==> flow/design.v <==
module converter_ascii_number (
	input [7:0] ascii_in,
	output[7:0] number_out);
	assign number_out = ascii_in;
endmodule
module operator_converter (
	input [7:0] in,
	output [7:0] out
);
localparam ADD = 0,
			SUB = 1,
			MULT = 2,
			DIV = 3;
assign out = (in == 8'd20) ? ADD : (in == 8'd21) ? SUB : (in == 8'd22) ? MULT : DIV;
endmodule
module convert_to_number
(
	input [7:0] num0,
	input [7:0] num1,
	input [7:0] num2,
	input [1:0] mode,
	output reg [7:0] out
);
always @(*) begin
	if (mode == 2'd0) begin
		out = num0;
	end
	else if (mode == 2'd1) begin
		out = num0*10 + num1;
	end
	else begin
		out = num0*100 + num1*10 + num2;
	end
end
endmodule
module divider (
	input clk,
	output rfd,
	input [7:0] dividend,
	input [7:0] divisor,
	output [7:0] quotient,
	output [7:0] fractional
);
	assign rfd = 1'b1;
	assign quotient = (divisor == 8'd0) ? 8'hFF : dividend / divisor;
	assign fractional = (divisor == 8'd0) ? dividend : dividend % divisor;
endmodule
module stack #(parameter size = 100)(
	input rst,
	input clk,
	input [7:0] data_in,
	input push_en,
	input pop_en,
	output [7:0] data_out,
	output is_empty	
);
	reg [7: 0] mem[size-1:0];
	reg[7:0] sp;
	always @(posedge clk) begin : proc_push
		if (rst)
			sp <= 0;
		else begin
			if (push_en) begin
				mem[sp] <= data_in;
				sp <= sp + 1;
			end
			if (pop_en) begin
					sp <= sp - 1'd1;
			end
		end
	end
	assign is_empty = (sp == 0);
	assign data_out = is_empty ? 8'd0 : mem[sp-1];
endmodule
module datapath (
	input clk,
	input rst,
	input num0_en,
	input num1_en,
	input num2_en,
	input index_cnt,
	input sel,
	input [1:0] mode,
	input operand_push,
	input operand_pop,
	input operator_push,
	input operator_pop,
	input num_clr,
	input result_en,
	input op1_en,
	input op2_en,
	input operator_en,
	output is_operand,
	output is_operator,
	output is_lt,
	output is_empty,
	output is_hash,
	output [7:0] data_out,
	output [7:0] rm,
	output rfd,
	output is_div,
	output op_is_empty,
	input [7:0] rom_data_in,
	output [6:0] rom_addr
);
localparam ADD = 0,
			SUB = 1,
			MULT = 2,
			DIV = 3;
wire [7:0] rom_data;
wire [7:0] converted_operator;
wire [7:0] converted_asci;
wire [7:0] convereted_decimal;
wire [7:0] top_operator;
wire [7:0] top_operand;
wire [7:0] operand_data_in;
wire [7:0] operator_data_in;
wire [7:0] divider_out, fractional;
wire operand_empty;
reg [7:0] num0, num1, num2;
reg [6:0] rom_index;
reg [7:0] result;
reg [7:0] op1, op2;
reg [7:0] operator;
assign rm = op2;
assign op_is_empty = is_empty;
assign rom_data = rom_data_in;
assign rom_addr = rom_index;
converter_ascii_number ascii_converter(rom_data, converted_asci);
convert_to_number decimal_converter(num0, num1, num2, mode, convereted_decimal);
operator_converter operator_converter(rom_data, converted_operator);
stack operands(.rst(rst), .clk(clk), .data_in(operand_data_in), .push_en(operand_push), .pop_en(operand_pop), .data_out(top_operand), .is_empty(operand_empty));
stack operators(.rst(rst), .clk(clk), .data_in(converted_operator), .push_en(operator_push), .pop_en(operator_pop), .data_out(top_operator), .is_empty(is_empty));
divider divider (
	.clk(clk),  
	.rfd(rfd),  
	.dividend(op1),  
	.divisor(op2),  
	.quotient(divider_out),  
	.fractional(fractional)
);  
assign is_div = top_operator == DIV;
assign data_out = top_operand;
assign operand_data_in = sel ? result : convereted_decimal;
assign is_operand = (rom_data >= 0 && rom_data < 10) ? 1 : 0;
assign is_operator = (rom_data >= 20 && rom_data <= 30) ? 1 : 0;
assign is_hash = rom_data == 8'd10;
assign is_lt = is_empty? 0: (converted_operator==ADD && (top_operator==SUB || top_operator==MULT || top_operator==DIV))
 		|| (converted_operator==SUB && (top_operator==MULT || top_operator==DIV)) 
		|| (converted_operator==DIV && (top_operator==MULT || top_operator==DIV));
always @(posedge clk) begin
	if (rst || num_clr) begin
		num0 <= 0;
		num1 <= 0;
		num2 <= 0;
	end
	else if (num0_en)
		num0 <= rom_data;
	else if (num1_en)
		num1 <= rom_data;
	else if (num2_en)
		num2 <= rom_data;
end
always @(posedge clk) begin
	if (rst) begin
		op1 <= 0;
		op2 <= 0;
	end
	else if (op1_en)
		op1 <= top_operand;
	else if (op2_en)
		op2 <= top_operand; 
end
always @(posedge clk) begin
	if (rst)
		operator <= 0;
	else if (operator_en)
		operator <= top_operator;
end
always @(posedge clk) begin
	if (rst)
		rom_index <= 0;
	else if (index_cnt)
		rom_index <= rom_index + 1;
end
always @(*) begin
	result = 0;
	begin
		if (operator == ADD) result = op1 + op2;
		else if (operator == SUB) result = op1 - op2;
		else if (operator == MULT) result = op1 * op2;
		else if (operator == DIV) result = divider_out;
	end
end
endmodule
module controller(
	input clk,
	input rst,
	input start,
	input is_operand,
	input is_operator,
	input is_lt,
	input is_empty,
	input is_hash,
	input is_div,
	input op_is_empty,
	output reg num0_en,
	output reg num1_en,
	output reg num2_en,
	output reg index_cnt,
	output reg sel,
	output reg operand_push,
	output reg operator_push,
	output reg operand_pop,
	output reg operator_pop,
	output reg num_clr,
	output reg result_en,
	output reg op1_en,
	output reg op2_en,
	output reg operator_en,
	output [1:0] mode,
	output reg done,
	output reg [4:0] ps
);
reg [4:0] ns, div_count;
reg [1:0] count;
assign mode = count-1;
always @(*) begin
	ns = 5'd0;
	case (ps)
		5'd0: if(start) ns = 1;
			else ns = 0;
		5'd1: if(is_operand) ns = 2;
			  else if(is_hash) ns = 9;
		5'd3: if(is_operator && is_lt==0) ns = 8;
				else if(is_operator && is_lt) ns = 17;
				else if (is_operand) ns=2;
			  else if(is_hash) ns = 9;
		5'd8: ns = 1;
		5'd10: if(op_is_empty) ns = 16;
				else ns = 11;
		5'd14: if(is_div &&  div_count<15 ) ns = 5'd14;
				else ns = 5'd15;
		5'd15: if(op_is_empty) ns = 16;
				else ns = 10;
		5'd16: ns = 16;
		5'd22: if(div_count<15 && is_div) ns = 5'd22;
				else ns = 5'd23;
		5'd24: ns = 1;
		default: ns = ps + 1;
	endcase
end
always @(posedge clk) begin
	if (rst) begin
		ps <= 5'd0;
		div_count <= 0;
	end
	else begin
		ps <= ns;
		if (ps==10)
			div_count <= 0;
		if (is_div && ps>10)
			div_count <= div_count + 1;
		if (ps==2)
			count <= count + 1;
		if (ps==1) begin
			count <= 0;
		end
	end
end
always @(*) begin
	num0_en = 0;
	num1_en = 0;
	num2_en = 0;
	index_cnt = 0;
	sel = 0;
	operand_push = 0;
	operator_push = 0;
	operand_pop = 0;
	operator_pop = 0;
	num_clr = 0;
	result_en = 0;
	op1_en = 0;
	op2_en = 0;
	operator_en = 0;
	done = 0;
	case (ps)
		5'd1:begin
			num_clr = 1;
		end
		5'd2: begin
			if (count==0)
				num0_en = 1;
			else if(count==1)
				num1_en = 1;
			else if (count==2)
				num2_en = 1;
			index_cnt = 1;
		end
		5'd8: begin
			operand_push = 1;
			operator_push = 1;
			index_cnt = 1;
		end
		5'd9: begin
			operand_push = 1;
		end
		5'd10: begin
			op2_en = 1;
			operator_en = 1;
		end
		5'd11: begin
			operand_pop = 1;
		end
		5'd12: begin
			op1_en = 1;
		end
		5'd13: begin
			operand_pop = 1;
		end
		5'd15: begin
			result_en = 1;
			operator_pop = 1;
			sel = 1;
			operand_push = 1;
		end
		5'd16: begin
			done = 1;
		end
		5'd17: begin
			operand_push = 1;
		end
		5'd18: begin
			op2_en = 1;
			operator_en = 1;
		end
		5'd19: begin
			operand_pop = 1;
		end
		5'd20: begin
			op1_en = 1;
		end
		5'd21: begin
			operand_pop = 1;
		end
		5'd23: begin
			operator_pop = 1;
			result_en = 1;
		end
		5'd24: begin
			sel = 1;
			operand_push = 1;
			operator_push = 1;
			index_cnt = 1;
		end
		default:
			sel = 0;
	endcase
end
endmodule
module calculator
(	
	input clk, 
	input rst,
	input start,
	input [7:0] rom_data,
	output [6:0] rom_addr,
	output done,
	output [7:0] result
);
wire is_operand, is_operator, is_lt, is_empty, is_hash,
	num0_en, num1_en, num2_en, index_cnt, sel, operand_push, operator_push,
	operand_pop, operator_pop, num_clr, result_en, op1_en, op2_en, operator_en, rfd, is_div, op_is_empty;
wire [1:0] mode;
wire [7:0] data_out, inx;
wire [4:0] ps;
controller ctrl(clk, rst, start, is_operand, is_operator, is_lt, is_empty, is_hash, is_div, op_is_empty,
				num0_en, num1_en, num2_en, index_cnt, sel, operand_push, operator_push,
				operand_pop, operator_pop, num_clr, result_en, op1_en, op2_en,
				operator_en, mode, done, ps);
datapath dp(clk, rst, num0_en, num1_en, num2_en, index_cnt, sel, mode, operand_push,
			operand_pop, operator_push, operator_pop, num_clr, result_en, op1_en,
			op2_en, operator_en, is_operand, is_operator, is_lt, is_empty, is_hash, data_out, inx, rfd, is_div, op_is_empty,
			rom_data, rom_addr);
assign result = data_out;
endmodule
make LEC_CHECK=0 CAP_MARGIN=20 CORE_MARGIN=2 CORE_UTILIZATION=70 CTS_CLUSTER_DIAMETER=381 CTS_CLUSTER_SIZE=20 PLACE_DENSITY_LB_ADDON=0.01 SETUP_SLACK_MARGIN=2.19 SLEW_MARGIN=15 finish   # period 8.0 ns
run.sh (not shown) runs the stock make flow with config.mk's settings and CLKGATE_MAP_FILE=.
The baseline finished but failed the layout checks on setup timing.
Change:
ABC_AREA = 1   (was not set)
CORE_UTILIZATION = 72   (was 70)
CTS_CLUSTER_DIAMETER = 197   (was 381)
CTS_CLUSTER_SIZE = not set   (was 20)
PLACE_DENSITY_LB_ADDON = 0.2   (was 0.01)
SETUP_SLACK_MARGIN = not set   (was 2.19)
SLEW_MARGIN = 20   (was 15)
clock period = 9.68 ns   (was 8.0 ns; I/O delays follow)
After rerunning:
- With this change the flow ran to the end with no violations
- flip-flop count does not change
- global-route usage went up by 2.3 points
- cell count rises by 41%
- count of clock-buffer cells in the layout rose by 57
- utilization falls by 0.42 points
- fmax came out higher by 17%
- worst hold slack got worse by 30 ps
- sequential share of layout area drops by 0.73 points
- non-clock buffer count went down by 200
Change:
CORE_ASPECT_RATIO = 0.7   (was not set)
CTS_CLUSTER_DIAMETER = 330   (was 197)
CTS_CLUSTER_SIZE = 10   (was not set)
HOLD_SLACK_MARGIN = 0.28   (was not set)
PLACE_DENSITY_LB_ADDON = not set   (was 0.2)
SETUP_SLACK_MARGIN = 1.98   (was not set)
clock period = 6.77 ns   (was 9.68 ns; I/O delays follow)
With this change the flow finished with setup timing left.
Setup slack is worse by 3100 ps.
Clock-buffer cell count rose by 17.
Sequential share of layout area fell by 1.2 points.
First-iteration DRC count rose by 13%.
Via count rose by 1.6%.
Final area rose by 2.1%.
Final cell count rose by 1.7%.
Worst hold slack is worse by 3.8 ps.
Wire length rose by 4.1%.
